## run 1
==> flow/design.v <==
module alu(
    output[16 - 1:0] data_out,
	 output 							  valid_out,
	 output 							  cmd_out,
	 input [16 - 1:0] data_in,
	 input 							  valid_in,
	 input 							  cmd_in,
	 output 									 amm_read,
	 output[8 - 1:0] amm_address,
	 input [8 - 1:0] amm_readdata,
	 input 									 amm_waitrequest,
	 input[1:0] 							 amm_response,
	 input clk,
	 input rst_n
    );
	reg[2:0] state;
	reg[5:0] nof_operands; 				 
	reg[3:0] opcode; 						 
	reg[7:0] operand[0:63];				 
	reg error;								 
	reg[11:0] result;						 
	reg[5:0] last_index;					 
	reg[5:0] current_index;				 
	reg[5:0] nof;							 
	reg      first_indirect;			 
	reg[7:0] shiftop1, shiftop2;
	wire[1:0] mod = data_in[9:8];		 
	wire[7:0] operand_dir = data_in[7:0];
	wire[7:0] cur_address = operand[current_index];
	wire      bad_address = (cur_address > 'h0F && cur_address < 'h30) || (cur_address > 'h7F && cur_address < 'hA0);
	wire      payload_beat = valid_in && !cmd_in;
	always @(posedge clk) begin
		if(!rst_n) begin
			state <= 3'd0;
		end
		else begin
		case(state)
			3'd0: begin
						if(cmd_in == 1 && valid_in == 1) begin
							opcode <= data_in[11:8];
							nof_operands <= data_in[5:0];
							nof <= data_in[5:0];
							last_index <= 0;
							current_index <= 0;
							first_indirect <= 0;
							shiftop1 <= 0;
							shiftop2 <= 0;
							error <= 0;
							result <= (data_in[11:8] == 1) ? 12'hFFF : 12'h000;
							state <= 3'd1;
							if(data_in[5:0] == 0) begin
								error <= 1;
								state <= 3'd2;
							end
							if(data_in[5:0] != 1 && (data_in[11:8] == 4 || data_in[11:8] == 5 || data_in[11:8] == 6 || data_in[11:8] == 7)) begin
								error <= 1;
								state <= 3'd2;
							end
							if(data_in[5:0] != 2 && (data_in[11:8] == 8 || data_in[11:8] == 9))
								error <= 1;
						end
			end
			3'd1: begin
						if(payload_beat) begin
							if(mod == 2'b00) begin
								case(opcode)
									0: result <= result + operand_dir;
									1: result <= result & operand_dir;
									2:  result <= result | operand_dir;
									3: result <= result ^ operand_dir;
									4: result <= ~{4'b0, operand_dir};
									5: result <= operand_dir + 12'd1;
									6: result <= operand_dir - 12'd1;
									7: result <= ~{4'b0, operand_dir} + 12'd1;
									8, 9: begin
										if(nof == nof_operands) shiftop1 <= operand_dir;
										else shiftop2 <= operand_dir;
									end
									default: ;
								endcase
							end
							if(mod == 2'b01) begin
								operand[last_index] <= operand_dir;
								last_index <= last_index + 1;
								if(nof == nof_operands) first_indirect <= 1;
							end
							nof <= nof - 1;
							if(nof == 1) begin
								if(error || (last_index == 0 && mod != 2'b01))
									state <= 3'd2;
								else
									state <= 3'd4;
							end
						end
			end
			3'd4: begin
				if(bad_address) begin
					error <= 1;
					state <= 3'd2;
				end
				else if(amm_waitrequest == 0) begin
					if(amm_response != 2'b00) begin
						error <= 1;
						state <= 3'd2;
					end
					else begin
						current_index <= current_index + 1;
						case(opcode)
							0: result <= result + amm_readdata;
							1: result <= result & amm_readdata;
							2:  result <= result | amm_readdata;
							3: result <= result ^ amm_readdata;
							4: result <= ~{4'b0, amm_readdata};
							5: result <= amm_readdata + 12'd1;
							6: result <= amm_readdata - 12'd1;
							7: result <= ~{4'b0, amm_readdata} + 12'd1;
							8, 9: begin
								if(first_indirect && current_index == 0) shiftop1 <= amm_readdata;
								else shiftop2 <= amm_readdata;
							end
							default: ;
						endcase
						if(current_index + 1 == last_index)
							state <= 3'd2;
					end
				end
			end
			3'd2: state <= 3'd3;
			default: state <= 3'd0;
		endcase
		end
	end
	reg[16 - 1:0]  		reg_data_out;
	reg 							  		reg_valid_out;
	reg 							  		reg_cmd_out;
	reg[11:0]                     final_result;
	always @(*) begin
		final_result = result;
		if(opcode == 4 || opcode == 7)
			final_result = {4'b0, result[7:0]};
		if(opcode == 8)
			final_result = {4'b0, shiftop1} >> shiftop2;
		if(opcode == 9)
			final_result = {4'b0, shiftop1 << shiftop2};
		if(error == 1)
			final_result = 12'hBAD;
		reg_data_out = 0;
		reg_valid_out = 0;
		reg_cmd_out = 0;
		if(state == 3'd2) begin
			reg_data_out[4] = error;
			reg_data_out[3:0] = opcode;
			reg_valid_out = 1;
			reg_cmd_out = 1;
		end
		if(state == 3'd3) begin
			reg_data_out[11:0] = final_result;
			reg_valid_out = 1;
		end
	end
	assign data_out = reg_data_out;
	assign valid_out = reg_valid_out;
	assign cmd_out = reg_cmd_out;
	assign amm_address = cur_address;
	assign amm_read = (state == 3'd4) && !bad_address;
endmodule
make LEC_CHECK=0 ABC_AREA=0 CAP_MARGIN=25 CELL_PAD_IN_SITES_DETAIL_PLACEMENT=1 CORE_MARGIN=8 CORE_UTILIZATION=40 CTS_CLUSTER_DIAMETER=268 HOLD_SLACK_MARGIN=0.27 MIN_ROUTING_LAYER=met2 PLACE_DENSITY=0.6 SLEW_MARGIN=20 finish   # period 5.68 ns
run.sh (not shown) runs the stock make flow with config.mk's settings and CLKGATE_MAP_FILE=.
Run 1: PASS, flow complete, no timing, DRC or antenna violations
> inputs changed (run 1 -> run 2)
Settings: MIN_ROUTING_LAYER no longer set, was met2; CORE_MARGIN now 2, was 8; CTS_CLUSTER_DIAMETER no longer set, was 268; ABC_AREA no longer set, was 0; CAP_MARGIN now 20, was 25; CELL_PAD_IN_SITES_DETAIL_PLACEMENT no longer set, was 1; HOLD_SLACK_MARGIN no longer set, was 0.27; the clock period (ns, I/O delays scaled along) now 10.0, was 5.68.
--- outcome ---
For run 1, the busiest layer in global routing was met3, unlike run 2, where it was met2.
Run 2 vs run 1: total length of routed met2 wires down by more than 10%
Sort run 1 and run 2 by power density relative to cell area desc -> top: run 1
Between run 1 and run 2, layout overhead on the synthesized area is higher for run 1, run 2 comes in under that.
The flow did not stop early for run 2: all stages ran, and the layout cleared the timing, DRC and antenna checks.
Taking run 1 as the reference point, the total routed wire length on the met1 layer of run 2 rises by 30000 µm.
Input-level comparison between run 3 and run 2:
Settings: a change of the clock period (ns, I/O delays scaled along) from 10.0 to 7.02.
## What came out
Run 2 and run 3 all finish clean. Net switching power in run 3 is 41% higher than in run 2. Final weighted congestion of routability-driven global placement (run 3 over run 2): increase, 4.8%. Run 2 and run 3 ended up with roughly the same final area. Run 3 vs run 2 — met2 layer usage reported by global route rose 1.4 points. From run 2 to run 3 the numbers moved as follows: layout buffering overhead excluding clock cells grew by 0.28 points; first-pass GRT wire length increased about 1.6%.
Setup changes, run 3 to run 4
Settings: setting TNS_END_PERCENT to 5 for the first time; changing CORE_UTILIZATION from 40 to 72; setting CTS_CLUSTER_SIZE to 99 for the first time; setting SETUP_SLACK_MARGIN to 0.34 for the first time; setting ABC_AREA to 1 for the first time; changing the clock period (ns, I/O delays scaled along) from 7.02 to 3.9.
Findings:
- [run 4] flow finished | final checks: failed | reasons: setup timing
- Main logic family after synthesis = multiplexers: run 3; main logic family after synthesis = simple AND/OR/NAND/NOR gates: run 4
- Delta (run 4 minus run 3): core utilization shows an increase of 38 points; count of fill cells added during filler insertion shows a reduction of about 66%; final layout net count shows an increase of about 50%; internal power component shows an increase of 77%.
Setup changes, run 4 to run 5
Settings: a deleted SETUP_SLACK_MARGIN that had been 0.34; a deleted TNS_END_PERCENT that had been 5; a change of CTS_CLUSTER_SIZE from 99 to 10; a change of the clock period (ns, I/O delays scaled along) from 3.9 to 3.95.
- Run 5 completed end to end; final checks failed (setup timing).
- Delta (run 5 minus run 4): count of buffers not belonging to the clock network in the layout shows a reduction of 4.6%; post-placement setup slack now sits lower; fraction of area in clock buffers and inverters has increased; share of async-settable or async-resettable flops after synthesis has remained practically unchanged.
- Row total routed wirelength: run 5 higher / run 4 lower
Power is estimated from default activity; no workload was simulated.
